==> flow/design.v (excerpt) <==
module tpumac
 #(parameter BITS_AB=8,
   parameter BITS_C=16)
  (
   input clk, rst_n, WrEn, en,
   input signed [BITS_AB-1:0] Ain,
   input signed [BITS_AB-1:0] Bin,
   input signed [BITS_C-1:0] Cin,
   output reg signed [BITS_AB-1:0] Aout,
   output reg signed [BITS_AB-1:0] Bout,
   output reg signed [BITS_C-1:0] Cout
  );
Size in the first run: roughly 570 cells after synthesis, roughly 32 flip-flops, about 4500 sq um of cells after synthesis.
make LEC_CHECK=0 ABC_AREA=1 CAP_MARGIN=20 CELL_PAD_IN_SITES_DETAIL_PLACEMENT=1 CELL_PAD_IN_SITES_GLOBAL_PLACEMENT=1 CORE_MARGIN=2 CORE_UTILIZATION=69 CTS_CLUSTER_DIAMETER=246 CTS_CLUSTER_SIZE=66 GPL_ROUTABILITY_DRIVEN=1 GPL_TIMING_DRIVEN=1 HOLD_SLACK_MARGIN=0.24 PLACE_DENSITY=0.66 SETUP_SLACK_MARGIN=0.44 SLEW_MARGIN=40 TNS_END_PERCENT=60 finish   # period 3.67 ns
run.sh (not shown) runs the stock make flow with config.mk's settings and CLKGATE_MAP_FILE=.
The starting point never finished: it broke off in global placement without I/O.
Then changed:
CELL_PAD_IN_SITES_DETAIL_PLACEMENT = unset   (was 1)
CELL_PAD_IN_SITES_GLOBAL_PLACEMENT = unset   (was 1)
CORE_UTILIZATION = 57   (was 69)
CTS_CLUSTER_DIAMETER = 297   (was 246)
CTS_CLUSTER_SIZE = 98   (was 66)
GPL_ROUTABILITY_DRIVEN = unset   (was 1)
GPL_TIMING_DRIVEN = unset   (was 1)
HOLD_SLACK_MARGIN = unset   (was 0.24)
PLACE_DENSITY = unset   (was 0.66)
SETUP_SLACK_MARGIN = unset   (was 0.44)
SLEW_MARGIN = 20   (was 40)
TNS_END_PERCENT = unset   (was 60)
Now the flow finished with negative setup slack left.
Die size came out higher by about 20%.
Synthesized area is unchanged.
Synthesized cell count stays the same.
Then changed:
ABC_AREA = unset   (was 1)
CORE_UTILIZATION = 40   (was 57)
CTS_CLUSTER_DIAMETER = unset   (was 297)
CTS_CLUSTER_SIZE = unset   (was 98)
clock period = 5.09 ns   (was 3.67 ns; I/O delays follow)
What happened:
- This time the run went through all stages and came out clean
- wire length fell by 29%
- cell area decreases by about 14%
Then changed:
PLACE_DENSITY_LB_ADDON = 0.06   (was unset)
SETUP_SLACK_MARGIN = -0.24   (was unset)
clock period = 5.2 ns   (was 5.09 ns; I/O delays follow)
What happened: The new run reached the layout checks and failed them: negative setup slack; synthesized area stays the same; via count fell slightly.
Then changed:
CORE_UTILIZATION = 62   (was 40)
PLACE_DENSITY_LB_ADDON = 0.12   (was 0.06)
SETUP_SLACK_MARGIN = -0.26   (was -0.24)
Result: The new run finished but failed the layout checks on negative setup slack. Utilization goes up by 30 points. Routed wire length falls by 1.5%. Global-route usage climbs by 10 points. Cell count decreases by 9.5%. Worst setup slack loses 0.093 ns. First-iteration DRC count rises by 18%.

========
The RTL this note starts from:
==> flow/design.v <==
module tpumac
 #(parameter BITS_AB=8,
   parameter BITS_C=16)
  (
   input clk, rst_n, WrEn, en,
   input signed [BITS_AB-1:0] Ain,
   input signed [BITS_AB-1:0] Bin,
   input signed [BITS_C-1:0] Cin,
   output reg signed [BITS_AB-1:0] Aout,
   output reg signed [BITS_AB-1:0] Bout,
   output reg signed [BITS_C-1:0] Cout
  );
  reg signed [BITS_C-1:0] Mult;
  reg [BITS_C-1:0] Adder, CMux;
  assign Mult = Ain * Bin;
  assign Adder = Mult + Cout;
  assign CMux = WrEn ? Cin : Adder;
  always@(posedge clk, negedge rst_n) begin
	if (!rst_n) begin
		Aout <= '0;
		Bout <= '0;
		Cout <= '0;
	end
	else if (en) begin
		Aout <= Ain;
		Bout <= Bin;
		Cout <= CMux;
	end
  end
endmodule
export LEC_CHECK = 0
export ABC_AREA = 1
export CAP_MARGIN = 20
export CORE_MARGIN = 2
export CORE_UTILIZATION = 72
export CTS_CLUSTER_DIAMETER = 27
export PLACE_DENSITY_LB_ADDON = 0.19
export SLEW_MARGIN = 20
create_clock -name core_clock -period 4.95 [get_ports {clk}]
The baseline failed in 4_1_cts.
==> next run, changes <==
Settings changed: ABC_AREA 1 to not set, CORE_UTILIZATION 72 to 63, PLACE_DENSITY_LB_ADDON 0.19 to not set.
The new run finished but failed the layout checks on negative setup slack.
Synthesized area decreases by 6.4%.
Die area came out higher by 6.6%.
Synthesized cell count drops by 28%.
==> next run, changes <==
Settings changed: CORE_UTILIZATION 63 to 70, CTS_CLUSTER_DIAMETER 27 to 43, CTS_CLUSTER_SIZE set to 25, PLACE_DENSITY_LB_ADDON set to 0.25.
What happened:
- This time the run ended with an error in 5_1_grt
- synthesized area does not change
- die size fell by 9.5%
- synthesized cell count does not change
==> next run, changes <==
Settings changed: CORE_UTILIZATION 70 to 40, CTS_CLUSTER_DIAMETER 43 to not set, CTS_CLUSTER_SIZE 25 to not set, PLACE_DENSITY_LB_ADDON 0.25 to not set.
Clock period 4.95 ns to 5.2 ns, I/O delays scaled along.
=> This time the run completed without violations. Synthesized cell count is unchanged. Die area is higher by about 70%. Area after synthesis does not change.
==> next run, changes <==
Settings changed: CORE_UTILIZATION 40 to 72, CTS_CLUSTER_DIAMETER set to 27, PLACE_DENSITY_LB_ADDON set to 0.27, TNS_END_PERCENT set to 5.
Effect:
- The changed run aborted during 5_1_grt with GRT-0116
- die size decreases by 43%
- synthesized cell count is unchanged
- synthesized area does not change
==> next run, changes <==
Settings changed: CORE_UTILIZATION 72 to 65, PLACE_DENSITY_LB_ADDON 0.27 to not set, TNS_END_PERCENT 5 to not set.
The changed run finished with timing, DRC and antenna clean.
Synthesized cell count is unchanged.
Synthesized area stays the same.
Die area rose by about 10%.

========
Starts from the design.v that is shown in full above.
Settings: LEC_CHECK=0, CAP_MARGIN=20, CORE_MARGIN=2, CORE_UTILIZATION=64, CTS_CLUSTER_DIAMETER=38, HOLD_SLACK_MARGIN=-0.08, SLEW_MARGIN=20; clock period 5.2 ns.
==> next run, changes <==
- ABC_AREA: default -> 1
- CORE_UTILIZATION: 64 -> 40
- CTS_CLUSTER_DIAMETER: 38 -> default
- GPL_ROUTABILITY_DRIVEN: default -> 0
- HOLD_SLACK_MARGIN: -0.08 -> default
- TNS_END_PERCENT: default -> 65
Result: Final cell count came out higher by well over a third; worst hold slack degrades by 0.038 ns; design area came out higher by a little under a tenth; register-to-register slack improves by 0.16 ns; synthesized area came out higher by a few percent; non-clock buffer count came out higher by 8; wire length came out higher by a little under a tenth; utilization came out lower by 32 points; worst setup slack improves by 0.044 ns; global-route usage came out lower by 9.6 points.
==> next run, changes <==
- ABC_AREA: 1 -> default
- GPL_ROUTABILITY_DRIVEN: 0 -> default
- PLACE_DENSITY: default -> 0.95
- SETUP_SLACK_MARGIN: default -> -0.26
- TNS_END_PERCENT: 65 -> 10
After rerunning:
- With this change the flow completed, yet does not pass: setup timing
- cell area went down by 5.7%
- register-to-register slack is worse by 0.27 ns
- sequential share of layout area went up by 0.83 points
- sequential cell count stays the same
- wire length went up by 0.47%
- first-iteration DRC count went up by 12%
==> next run, changes <==
- CTS_CLUSTER_DIAMETER: default -> 397
- CTS_CLUSTER_SIZE: default -> 97
- PLACE_DENSITY: 0.95 -> default
- SETUP_SLACK_MARGIN: -0.26 -> -0.23
- TNS_END_PERCENT: 10 -> default
Result:
- The changed run finished but fails on setup timing
- first-iteration DRC count shrinks by 58%
- worst setup slack gains 0.074 ns
- utilization shrinks by 0.71 points
- design area shrinks by 1.3%
- hold slack barely changes
- sequential share of layout area grows by 0.19 points
- global-route usage shrinks by 3.2 points
- clock skew hardly moves

========
// tpumac: RTL as listed in full above, without the edits since
clock: 3.67 ns
lec_check: 0
cap_margin: 20
cell_pad_in_sites_detail_placement: 2
cell_pad_in_sites_global_placement: 1
core_margin: 2
core_utilization: 69
cts_cluster_diameter: 246
cts_cluster_size: 66
gpl_routability_driven: 1
gpl_timing_driven: 0
hold_slack_margin: 0.24
place_density: 0.74
slew_margin: 20
tns_end_percent: 60
The first run failed in global placement (3_3_place_gp) on GPL-0301.
Next try:
- CELL_PAD_IN_SITES_DETAIL_PLACEMENT: 2 -> not set
- CORE_UTILIZATION: 69 -> 30
- CTS_CLUSTER_SIZE: 66 -> not set
- GPL_ROUTABILITY_DRIVEN: 1 -> not set
- GPL_TIMING_DRIVEN: 0 -> not set
- HOLD_SLACK_MARGIN: 0.24 -> not set
- PLACE_DENSITY: 0.74 -> 0.77
- TNS_END_PERCENT: 60 -> not set
The changed run produced a layout that fails on setup timing; synthesized cell count does not change; die area goes up by 120%; area after synthesis is unchanged.
Next try:
- ABC_AREA: not set -> 1
- CELL_PAD_IN_SITES_GLOBAL_PLACEMENT: 1 -> not set
- CTS_CLUSTER_DIAMETER: 246 -> 297
- GPL_TIMING_DRIVEN: not set -> 0
- PLACE_DENSITY: 0.77 -> not set
- SETUP_SLACK_MARGIN: not set -> 0.75
The new run completed, yet does not pass: setup timing.
Register-to-register slack is better by 0.07 ns.
Area after synthesis came out higher by a few percent.
Non-clock buffer count came out lower by 51.
Count of clock-buffer cells in the layout does not change.
Wire length came out higher by roughly a tenth.
Final area came out higher slightly.
Final cell count came out higher by roughly a tenth.

========
## old
Starts from the design.v that is shown in full above.
Settings: LEC_CHECK=0, CAP_MARGIN=20, CORE_MARGIN=2, CORE_UTILIZATION=40, PLACE_DENSITY_LB_ADDON=0.09, SETUP_SLACK_MARGIN=-0.24, SLEW_MARGIN=20, TNS_END_PERCENT=5; clock period 5.2 ns.
To summarise old: no stage aborted, but the layout did not pass its checks, failing on setup timing.
## Diff of input files: new against old
Settings: TNS_END_PERCENT removed (was 5); CTS_CLUSTER_SIZE newly set to 100; SETUP_SLACK_MARGIN changed from -0.24 to -0.22; PLACE_DENSITY_LB_ADDON removed (was 0.09); CTS_CLUSTER_DIAMETER newly set to 388.
[summary]
- Every stage of new finished as expected; the final checks, on the other hand, flagged setup timing, which means the layout fails.
- Changes observed in new relative to old: setup slack moved up, met3 wire length moved down, portion of the clock cycle consumed by the worst path in the final layout moved down.
- Data required time of the worst path ended up 20 ps higher on new than on old.

========
RTL: the design.v shown in full above, as it stands there.
==> flow/config.mk <==
export PLATFORM = sky130hd
export DESIGN_NAME = tpumac
export DESIGN_NICKNAME = tpumac
export VERILOG_FILES = /design/flow/design.v
export SDC_FILE = /design/flow/constraint.sdc
export NUM_CORES = 4
export LEC_CHECK = 0
export CAP_MARGIN = 20
export CORE_MARGIN = 2
export CORE_UTILIZATION = 70
export CTS_CLUSTER_DIAMETER = 43
export CTS_CLUSTER_SIZE = 31
export PLACE_DENSITY_LB_ADDON = 0.28
export SLEW_MARGIN = 20
==> flow/constraint.sdc <==
create_clock -name core_clock -period 3.16 [get_ports {clk}]
set_input_delay 0.6320 -clock core_clock [delete_from_list [all_inputs] [get_ports {clk}]]
set_output_delay 0.6320 -clock core_clock [all_outputs]
set_load 0.01 [all_outputs]
The starting point did not get past clock tree synthesis (4_1_cts).
Change:
--- a/flow/config.mk
+++ b/flow/config.mk
@@ -8,7 +8,5 @@
 export CAP_MARGIN = 20
 export CORE_MARGIN = 2
-export CORE_UTILIZATION = 70
-export CTS_CLUSTER_DIAMETER = 43
-export CTS_CLUSTER_SIZE = 31
-export PLACE_DENSITY_LB_ADDON = 0.28
+export CORE_UTILIZATION = 30
+export CTS_CLUSTER_DIAMETER = 297
 export SLEW_MARGIN = 20
==> flow/constraint.sdc (replaced) <==
create_clock -name core_clock -period 3.67 [get_ports {clk}]
set_input_delay 0.7340 -clock core_clock [delete_from_list [all_inputs] [get_ports {clk}]]
set_output_delay 0.7340 -clock core_clock [all_outputs]
set_load 0.01 [all_outputs]
After rerunning: The changed run finished but fails on negative setup slack; synthesized cell count stays the same; die area goes up by 130%; synthesized area stays the same.

========
delta:
// tpumac: RTL as listed in full above, without the edits since
Settings: LEC_CHECK=0, CAP_MARGIN=20, CORE_MARGIN=2, CORE_UTILIZATION=70, CTS_CLUSTER_DIAMETER=43, CTS_CLUSTER_SIZE=37, SETUP_SLACK_MARGIN=-0.23, SLEW_MARGIN=20; clock period 4.95 ns.
delta never completed; the flow aborted with a tool error in global routing (5_1_grt).
Edits applied to the flow inputs when going from delta to fjord:
- a deleted SETUP_SLACK_MARGIN that had been -0.23
- an added PLACE_DENSITY_LB_ADDON of 0.25
- a change of CORE_UTILIZATION from 70 to 72
- a change of CTS_CLUSTER_SIZE from 37 to 25
## What came out
fjord: it failed during clock tree synthesis (4_1_cts), and the tool reported DPL-0038. delta did not make it past global routing (5_1_grt), where a tool error ended it. Diff delta..fjord | chip area from the yosys synthesis statistics | unchanged. There was hardly any difference in number of input and output port buffers inserted between fjord and delta. fjord against delta: final RePlAce weighted congestion -1.2%, horizontal die dimension lost about 1.3%, HPWL reported at the end of detailed placement went up by about 15%, area of the die saw a decrease. Number of instances in the synthesized netlist: fjord vs delta identical.
Relative to fjord, the following input files were edited for juniper:
- removing PLACE_DENSITY_LB_ADDON (formerly 0.25)
- setting ABC_AREA to 1 for the first time
- changing CTS_CLUSTER_SIZE from 25 to 97
- removing CTS_CLUSTER_DIAMETER (formerly 43)
- changing the clock period (ns, I/O delays scaled along) from 4.95 to 4.93
What ended juniper was a tool error in clock tree synthesis (4_1_cts); the run never finished.
Setup slack after placement across juniper and fjord: no real change.
juniper against fjord: number of distinct library cells after synthesis went down 1, overall die area went up 420 um2, synthesized cell count picked up an extra about 40%, area after synthesis rose by 6.9%, number of placement rows higher.
On total cell area reported by yosys after synthesis, the higher figure sits with juniper, not fjord.
Post-synthesis cell count from yosys for juniper: about 40% up relative to fjord
Compared with fjord, total instance count after detailed placement in juniper increased by more than a quarter.
Input changes introduced in sierra (baseline for comparison: juniper):
- CTS_CLUSTER_SIZE: 97 -> 10
- SETUP_SLACK_MARGIN: unset -> 0.5
- the clock period (ns, I/O delays scaled along): 4.93 -> 1.79
--- outcome ---
sierra terminated abnormally: detailed placement (3_5_place_dp) reported DPL-0033.
Taking juniper as the reference, in sierra total nets after synthesis did not really move; synthesized cell count did not really move; overall chip area did not really move; area fraction in compound gates after synthesis did not really move.

========
yarrow:
Starts from the design.v that is shown in full above.
clock: 6.01 ns
lec_check: 0
abc_area: 1
cap_margin: 20
cell_pad_in_sites_global_placement: 1
core_aspect_ratio: 0.52
core_margin: 10
core_utilization: 40
cts_cluster_diameter: 124
cts_cluster_size: 34
gpl_routability_driven: 1
hold_slack_margin: 0.19
place_density_lb_addon: 0.12
slew_margin: 20
tns_end_percent: 60
yarrow went all the way through the flow, and no timing, DRC or antenna check failed.
Edits applied to the flow inputs when going from yarrow to lagoon:
Settings: a deleted GPL_ROUTABILITY_DRIVEN that had been 1; a deleted HOLD_SLACK_MARGIN that had been 0.19; an added SETUP_SLACK_MARGIN of 0.27; a deleted CELL_PAD_IN_SITES_GLOBAL_PLACEMENT that had been 1; a deleted CTS_CLUSTER_DIAMETER that had been 124; a deleted PLACE_DENSITY_LB_ADDON that had been 0.12; a change of CORE_UTILIZATION from 40 to 71; a deleted CORE_ASPECT_RATIO that had been 0.52; a deleted TNS_END_PERCENT that had been 60; a change of CORE_MARGIN from 10 to 2; a deleted CTS_CLUSTER_SIZE that had been 34; a change of the clock period (ns, I/O delays scaled along) from 6.01 to 1.79.
Notes after the runs:
lagoon: it failed with a tool error in detailed placement (3_5_place_dp), so there are no final results. Re post-synthesis adder-cell area fraction: no difference whatsoever between yarrow and lagoon. Re sequential cell area fraction in the yosys report: no difference whatsoever between yarrow and lagoon. yarrow → lagoon: total I/O pin count saw little to no change; area of the die saw a decrease. From yarrow to lagoon the numbers moved as follows: post-synth net total barely changed, placer congestion estimate rose by 0.084.
Here is what was changed in the inputs of pepper compared with lagoon.
Settings: ABC_AREA no longer set, was 1; CORE_UTILIZATION now 40, was 71; SETUP_SLACK_MARGIN now 0.62, was 0.27; the clock period (ns, I/O delays scaled along) now 5.09, was 1.79.
==> comparison <==
- The remaining runs in lagoon and pepper completed every stage, whereas lagoon halted early.
- Measured against pepper, the total cells reported by yosys after synthesis of lagoon comes out at 1.4 times the reference value.
- From lagoon to pepper the numbers moved as follows: simple-gate area share of the yosys netlist lower, die area moved up.
- Compared with lagoon, in pepper mean instance size in the synthesized netlist went up; total nets after synthesis lost 22%.
- pepper vs lagoon — area reported by Yosys stat dropped about 6.4%.
- pepper — number of placement rows about 32% higher, lagoon as reference
- Against lagoon, pepper comes in about 6.4% lower on post-synth design cell area.
Here is what was changed in the inputs of harbor compared with pepper.
Settings: CTS_CLUSTER_DIAMETER now 394, previously not set; CTS_CLUSTER_SIZE now 99, previously not set; SETUP_SLACK_MARGIN now -0.22, was 0.62; the clock period (ns, I/O delays scaled along) now 5.2, was 5.09.
--- outcome ---
- Across pepper and harbor, a clean result was obtained everywhere but in harbor.
- As of harbor, final instance count without filler cells had fallen slightly compared to pepper.
- harbor vs. pepper: data required time of the critical path went up by 0.12 ns.
- Lower total number of nets in the final design was reported by harbor, not pepper.
